==> inputs of build 76 <==
Design FPA_final, start of the top module:
module FPA_final (
input clk,
input rst,
input [31 : 0] in1,
input [31 : 0] in2,
output [31 : 0] OUT
);
clock: 11.6 ns
lec_check: 0
cap_margin: 0
core_margin: 2
core_utilization: 68
cts_cluster_diameter: 347
cts_cluster_size: 45
setup_slack_margin: -0.64
slew_margin: 20
run.sh (not shown) runs the stock make flow with config.mk's settings and CLKGATE_MAP_FILE=.
==> build 34 (differences from build 76) <==
Settings changed: CAP_MARGIN 0 to 20, CORE_UTILIZATION 68 to 59, CTS_CLUSTER_DIAMETER 347 to not set, CTS_CLUSTER_SIZE 45 to not set, SETUP_SLACK_MARGIN -0.64 to not set.
==> flow/constraint.sdc (replaced) <==
create_clock -name core_clock -period 20.0 [get_ports {clk}]
set_input_delay 4.0000 -clock core_clock [delete_from_list [all_inputs] [get_ports {clk}]]
set_output_delay 4.0000 -clock core_clock [all_outputs]
set_load 0.01 [all_outputs]
==> run notes <==
run metrics: outcome finished clean, Top delay family on crit path adder cells, chip height about 170 um, # rows ~60, chip width 171 um, gp weighted congestion about 1.2, core area 27100 um^2
[end of results for build 34]
==> run notes <==
run metrics: chip height 159 um, chip width between 150 and 200 um, Err [ERROR DPL-0033] detailed placement checks failed during check placement., # rows around 56, core area between 20000 and 25000 um^2, Fail Step detailed placement, outcome aborted with a tool error
[end of results for build 76]

========
==> 03-21: inputs <==
FPA_final again, from the RTL that the note above started with.
make LEC_CHECK=0 ABC_AREA=0 CAP_MARGIN=20 CELL_PAD_IN_SITES_DETAIL_PLACEMENT=1 CELL_PAD_IN_SITES_GLOBAL_PLACEMENT=1 CORE_ASPECT_RATIO=0.84 CORE_MARGIN=2 CORE_UTILIZATION=16 CTS_CLUSTER_DIAMETER=307 GPL_TIMING_DRIVEN=1 PLACE_DENSITY_LB_ADDON=0.09 SETUP_SLACK_MARGIN=-0.92 SLEW_MARGIN=20 TNS_END_PERCENT=70 finish   # period 23.6 ns
==> 03-13: changes against 03-21 <==
Settings changed: ABC_AREA 0 to 1, CELL_PAD_IN_SITES_DETAIL_PLACEMENT 1 to default, CELL_PAD_IN_SITES_GLOBAL_PLACEMENT 1 to default, CORE_ASPECT_RATIO 0.84 to default, CORE_UTILIZATION 16 to 72, CTS_CLUSTER_DIAMETER 307 to 208, CTS_CLUSTER_SIZE from default to 30, GPL_TIMING_DRIVEN 1 to default, PLACE_DENSITY_LB_ADDON 0.09 to 0.19, SETUP_SLACK_MARGIN -0.92 to default, TNS_END_PERCENT 70 to default.
==> flow/constraint.sdc (replaced) <==
create_clock -name core_clock -period 8.78 [get_ports {clk}]
set_input_delay 1.7560 -clock core_clock [delete_from_list [all_inputs] [get_ports {clk}]]
set_output_delay 1.7560 -clock core_clock [all_outputs]
set_load 0.01 [all_outputs]
==> results <==
03-13 died in detailed placement (3_5_place_dp). 03-21 produced a clean layout. In die area, 03-21 is at 4.5 times the value of 03-13. In 03-13 the synthesized area is lower than in 03-21, by 2.6%. Synthesized cell count: 03-13 is higher than 03-21 (19%).
==> figures <==
	03-21	03-13
Status	finished clean	did not finish
Last stage reached	-	detailed placement (3_5_place_dp)
Area fraction in mux cells	5.37%	0%
Final weighted congestion of routability-driven global placement	0.869	1.25
XOR Share, Synth	5.78%	5.38%
Core region area	0.101 mm^2	0.0218 mm^2
Number of distinct standard cells referenced by the synthesized netlist	103	67
Yosys top cell area share	11.7%	16.6%
Floorplan row count	107	54
Die area	0.105 mm^2	0.0233 mm^2
Width of the die	353 um	153 um
Compound-Gate Fraction of Synth Area	33.4%	22.0%
Cell type with the largest total area	dfxtp_1	nand2_1
Post-Syn Instances	2385	2845
Post-synthesis cell count from yosys	2385	2845
Post-Synth Adder-Cell Area	7.95%	8.17%
Vertical die dimension	297 um	153 um
Yosys Chip Area	0.0164 mm^2	0.0159 mm^2

========
==> branch amber <==
Starting RTL as in the previous note.
Settings: LEC_CHECK=0, ABC_AREA=1, CAP_MARGIN=20, CORE_ASPECT_RATIO=0.5, CORE_MARGIN=2, CORE_UTILIZATION=61, CTS_CLUSTER_DIAMETER=348, CTS_CLUSTER_SIZE=99, SETUP_SLACK_MARGIN=-0.28, SLEW_MARGIN=20, TNS_END_PERCENT=20; clock period 22.0 ns.
==> inputs of branch umber, as changes to branch amber <==
Settings changed: ABC_AREA 1 to unset, CORE_ASPECT_RATIO 0.5 to unset, CORE_UTILIZATION 61 to 64, CTS_CLUSTER_DIAMETER 348 to unset, CTS_CLUSTER_SIZE 99 to unset, SETUP_SLACK_MARGIN -0.28 to unset, TNS_END_PERCENT 20 to unset.
==> flow/constraint.sdc (replaced) <==
create_clock -name core_clock -period 14.5 [get_ports {clk}]
set_input_delay 2.9000 -clock core_clock [delete_from_list [all_inputs] [get_ports {clk}]]
set_output_delay 2.9000 -clock core_clock [all_outputs]
set_load 0.01 [all_outputs]
==> inputs of branch nickel, as changes to branch amber <==
Settings changed: ABC_AREA 1 to unset, CORE_ASPECT_RATIO 0.5 to unset, CORE_UTILIZATION 61 to 40, CTS_CLUSTER_DIAMETER 348 to unset, CTS_CLUSTER_SIZE 99 to 35, GPL_TIMING_DRIVEN set to 0, MIN_ROUTING_LAYER set to met2, SETUP_SLACK_MARGIN -0.28 to unset, SLEW_MARGIN 20 to 15, TNS_END_PERCENT 20 to unset.
==> inputs of branch sierra, as changes to branch amber <==
Settings changed: ABC_AREA 1 to unset, CAP_MARGIN 20 to 40, CELL_PAD_IN_SITES_GLOBAL_PLACEMENT set to 1, CORE_UTILIZATION 61 to 42, CTS_CLUSTER_DIAMETER 348 to 254, CTS_CLUSTER_SIZE 99 to 98, PLACE_DENSITY set to 0.41, SETUP_SLACK_MARGIN -0.28 to unset, TNS_END_PERCENT 20 to 5.
==> impl_metrics.sql <==
-- metrics for the results database
INSERT INTO impl_metrics (metric_group, metric, value, unit) VALUES
('status', 'status', 'timing/DRC/antenna clean', ''),
('cells_and_area', 'instances_no_fill', '2929', ''),
('setup_path', 'crit_top_cell', 'fa_1', ''),
('cells_and_area', 'clock_area_share', '1.54', '%'),
('sta', 'post_layout_worst_setup_margin', '2.53', 'ns'),
('min_path', 'timing.hold.worst_endpoint', 'output_reg.out[31]$_SDFF_PP0_', ''),
('setup_path', 'reg2reg_slack', '2.53', 'ns'),
('power_and_ir_drop', 'power_density', '121', 'nW/um2'),
('clocking', 'path_clk_slew', '0.09', 'ns'),
('synth', 'synth_area_leader_cell', 'dfxtp_1', ''),
('cells_and_area', 'dominant-cell-class', 'multi-input combinational cells', ''),
('die', 'placement_rows', '51', ''),
('detailed_routing', 'insertedDiodeCount', '2', '');
[end of results for branch sierra]
==> impl_metrics.sql <==
-- metrics for the results database
INSERT INTO impl_metrics (metric_group, metric, value, unit) VALUES
('cells_and_area', 'clock_area_share', '1.72', '%'),
('setup_path', 'crit_top_cell', 'nand2_1', ''),
('min_path', 'timing.hold.worst_endpoint', 'output_reg.out[31]$_SDFF_PP0_', ''),
('sta', 'post_layout_worst_setup_margin', '2.98', 'ns'),
('clocking', 'path_clk_slew', '0.08', 'ns'),
('detailed_routing', 'insertedDiodeCount', '0', ''),
('synth', 'synth_area_leader_cell', 'nand2_1', ''),
('status', 'status', 'timing/DRC/antenna clean', ''),
('setup_path', 'reg2reg_slack', '2.98', 'ns');
[end of results for branch amber]
==> impl_metrics.sql <==
-- flow metrics import
INSERT INTO impl_metrics (metric_group, metric, value, unit) VALUES
('synth', 'synth_area_leader_cell', 'dfxtp_1', ''),
('status', 'run.stop_error', '[ERROR GRT-0232] Routing congestion too high. Check the congestion heatmap in the GUI.', ''),
('die', 'dieHeight', '164', 'um'),
('synth', 'mux_area_share', '5.37', '%'),
('synth', 'ys_top_cells_by_area', 'dfxtp_1 (12%), nand2_1 (6.2%), a21oi_1 (5.8%), ha_1 (5.5%), nor2_1 (5.1%)', ''),
('status', 'stop_stage', 'global routing', ''),
('grt', 'globalRouteMet2Util', '101', '%'),
('die', 'placement_rows', '58', ''),
('synth', 'netlist-cell-type-count', '103', ''),
('die', 'die.size.x', '164', 'um'),
('status', 'status', 'aborted with a tool error', ''),
('die', 'core_ar', '25100', 'um2'),
('die', 'floorplan.die_area', '26900', 'um2');
[end of results for branch umber]
==> impl_metrics.sql <==
-- flow metrics import
INSERT INTO impl_metrics (metric_group, metric, value, unit) VALUES
('status', 'status', 'aborted with a tool error', ''),
('status', 'stop_stage', 'global routing', ''),
('status', 'run.stop_error', '[ERROR GRT-0116] Global routing finished with congestion. Check the congestion regions in the DRC Viewer.', ''),
('die', 'placement_rows', '74', ''),
('clocking', 'ctsLongestPathBuffers', '2', ''),
('synth', 'synth.comb.largest_family', 'AND-OR/OR-AND gates', ''),
('synth', 'synth_area_leader_cell', 'dfxtp_1', '');
[end of results for branch nickel]
